==> job 2508 <==
## seq_mult
module seq_mult(d, done, clk, a, b, go, reset);
  parameter n=32, log2n=5;
  output [2*n-1:0] d;
  output reg done;
	input clk;
	input [n-1:0] a, b;
	input go, reset;
	reg c;
	reg [n-1:0] p, q, m;
	reg [log2n:0]count;
	reg [n:0] sum;
	reg [log2n:0] count_n;
	always @(posedge clk, posedge reset)
		if(reset == 1) begin
			done <= 0;
		end
    else if(reset == 0) begin
			if(go) begin
				c <= 0;
        p <= 0;
				q <= a;
				m <= b;
				done <= 0;
				count <= n;
      end
			else if (!done) begin
				if (q[0] == 0) begin
					sum = 0 + p; 
				end
				else begin
					sum = m + p; 
				end
				{c,p,q} <= {sum,q} >> 1;
				count_n = count - 1;
				count <= count_n;
				if (count_n == 0) begin
					done <= 1;
				end
			end
		end
	assign d = {p,q};
endmodule
clock: 2.41 ns
lec_check: 0
cap_margin: 20
core_margin: 2
core_utilization: 66
cts_cluster_diameter: 36
setup_slack_margin: -0.24
slew_margin: 20
run.sh (not shown) runs the stock make flow with config.mk's settings and CLKGATE_MAP_FILE=.
==> job 6441: changes against job 2508 <==
CORE_UTILIZATION = 40   (was 66)
CTS_CLUSTER_DIAMETER = 235   (was 36)
SETUP_SLACK_MARGIN = -0.01   (was -0.24)
SLEW_MARGIN = 35   (was 20)
==> flow/constraint.sdc (replaced) <==
create_clock -name core_clock -period 3.3 [get_ports {clk}]
set_input_delay 0.6600 -clock core_clock [delete_from_list [all_inputs] [get_ports {clk}]]
set_output_delay 0.6600 -clock core_clock [all_outputs]
set_load 0.01 [all_outputs]
==> summary of the runs <==
- Die size: job 6441 is higher than job 2508 (about 60%).
- Area after synthesis is the same in job 6441 and job 2508.
- Synthesized cell count is the same in job 6441 and job 2508.
- Job 6441 passed the timing, design-rule and antenna checks. Job 2508 aborted during 4_1_cts (DPL-0033).
==> figures <==
Sequential fraction of the synthesis area: job 6441 52.74%; job 2508 52.74%
Post-detailed-placement half-perimeter wirelength: job 6441 10.49 mm; job 2508 14.33 mm
Cell area after placement: job 6441 7405 sq um; job 2508 7998 sq um
Floorplan row count: job 6441 44; job 2508 34
Synth Area in Adders: job 6441 7.607%; job 2508 7.607%
Dpl cells: job 6441 798; job 2508 810
Die outline height: job 6441 125.0 um; job 2508 98.19 um
Die extent in x: job 6441 125.0 um; job 2508 98.19 um
Initial core utilization: job 6441 40.60%; job 2508 67.47%
Outcome: job 6441 timing/DRC/antenna clean; job 2508 stopped before the end
Failing step: job 6441 -; job 2508 4_1_cts
Die area: job 6441 15620 sq um; job 2508 9641 sq um
Post-synthesis sequential element count: job 6441 103; job 2508 103
Final estimated routing congestion in global placement: job 6441 0.8896; job 2508 0.9568
Mean Syn Cell Area: job 6441 11.93 sq um; job 2508 11.93 sq um
Core outline area: job 6441 14420 sq um; job 2508 8678 sq um
Simple-gate share of the synthesized area: job 6441 10.96%; job 2508 10.96%
Placement Setup Slack: job 6441 0.4245 ns; job 2508 -0.3853 ns

---

==> try-indigo <==
==> flow/design.v <==
module seq_mult(d, done, clk, a, b, go, reset);
  parameter n=32, log2n=5;
  output [2*n-1:0] d;
  output reg done;
	input clk;
	input [n-1:0] a, b;
	input go, reset;
	reg c;
	reg [n-1:0] p, q, m;
	reg [log2n:0]count;
	reg [n:0] sum;
	reg [log2n:0] count_n;
	always @(posedge clk, posedge reset)
		if(reset == 1) begin
			done <= 0;
		end
    else if(reset == 0) begin
			if(go) begin
				c <= 0;
        p <= 0;
				q <= a;
				m <= b;
				done <= 0;
				count <= n;
      end
			else if (!done) begin
				if (q[0] == 0) begin
					sum = 0 + p; 
				end
				else begin
					sum = m + p; 
				end
				{c,p,q} <= {sum,q} >> 1;
				count_n = count - 1;
				count <= count_n;
				if (count_n == 0) begin
					done <= 1;
				end
			end
		end
	assign d = {p,q};
endmodule
==> flow/run.sh <==
#!/bin/bash
# the make line also repeats each setting of config.mk as NAME=value (left out here)
make -C /OpenROAD-flow-scripts/flow DESIGN_CONFIG=/design/flow/config.mk WORK_HOME=/design/flow/orfs CLKGATE_MAP_FILE= finish
==> flow/config.mk <==
export PLATFORM = sky130hd
export DESIGN_NAME = seq_mult
export DESIGN_NICKNAME = seq_mult
export VERILOG_FILES = /design/flow/design.v
export SDC_FILE = /design/flow/constraint.sdc
export NUM_CORES = 4
export LEC_CHECK = 0
export CAP_MARGIN = 20
export CELL_PAD_IN_SITES_GLOBAL_PLACEMENT = 2
export CORE_ASPECT_RATIO = 0.5
export CORE_MARGIN = 2
export CORE_UTILIZATION = 45
export CTS_CLUSTER_DIAMETER = 377
export CTS_CLUSTER_SIZE = 99
export PLACE_DENSITY = 0.86
export SLEW_MARGIN = 20
export TNS_END_PERCENT = 5
==> flow/constraint.sdc <==
create_clock -name core_clock -period 3.3 [get_ports {clk}]
set_input_delay 0.6600 -clock core_clock [delete_from_list [all_inputs] [get_ports {clk}]]
set_output_delay 0.6600 -clock core_clock [all_outputs]
set_load 0.01 [all_outputs]
==> inputs of try-maple, as changes to try-indigo <==
- ABC_AREA: unset -> 1
- CELL_PAD_IN_SITES_GLOBAL_PLACEMENT: 2 -> 3
- CORE_ASPECT_RATIO: 0.5 -> unset
- CORE_UTILIZATION: 45 -> 68
- CTS_CLUSTER_DIAMETER: 377 -> 262
- CTS_CLUSTER_SIZE: 99 -> 89
- GPL_ROUTABILITY_DRIVEN: unset -> 0
- PLACE_DENSITY: 0.86 -> unset
- PLACE_DENSITY_LB_ADDON: unset -> 0.15
- SETUP_SLACK_MARGIN: unset -> 0.1
- TNS_END_PERCENT: 5 -> unset
==> flow report <==
RUN STATUS
----------------------------------------------------------------------
Last stage the flow got to                                global placement without I/O (3_1_place_gp_skip_io)
Error msg                                                 [ERROR FLW-0024] Place density exceeds 1.0 (current PLACE_DENSITY_LB_ADDON =  0.15). Please check if the value of  PLACE_DENSITY_LB_ADDON is between 0 and 0.99.
Status                                                    aborted with a tool error

FLOORPLAN
----------------------------------------------------------------------
Die outline width                                               102 um

LOGIC SYNTHESIS
----------------------------------------------------------------------
Biggest combinational cell group after synthesis          simple AND/OR/NAND/NOR gates
AO/OA Area Share                                                 3.95%
Unique cell type count in the Yosys netlist                         28
Simple-gate portion of the synthesized area                      30.1%
Seq share, synth                                                 47.1%
Mapped Avg Cell Area                                        7.57 sq um
Area fraction of the dominant cell type after synthesis          46.7%
Mapped Nets                                                        968

That was try-maple.
==> flow report <==
FLOORPLAN
----------------------------------------------------------------------
Die outline width                                               165 um

LOGIC SYNTHESIS
----------------------------------------------------------------------
Mapped Avg Cell Area                                        11.9 sq um
Unique cell type count in the Yosys netlist                         60
Simple-gate portion of the synthesized area                      11.0%
Mapped Nets                                                        593
AO/OA Area Share                                                 16.3%
Seq share, synth                                                 52.7%
Area fraction of the dominant cell type after synthesis          52.3%

RUN STATUS
----------------------------------------------------------------------
Status                                                    complete, no violations

That was try-indigo.
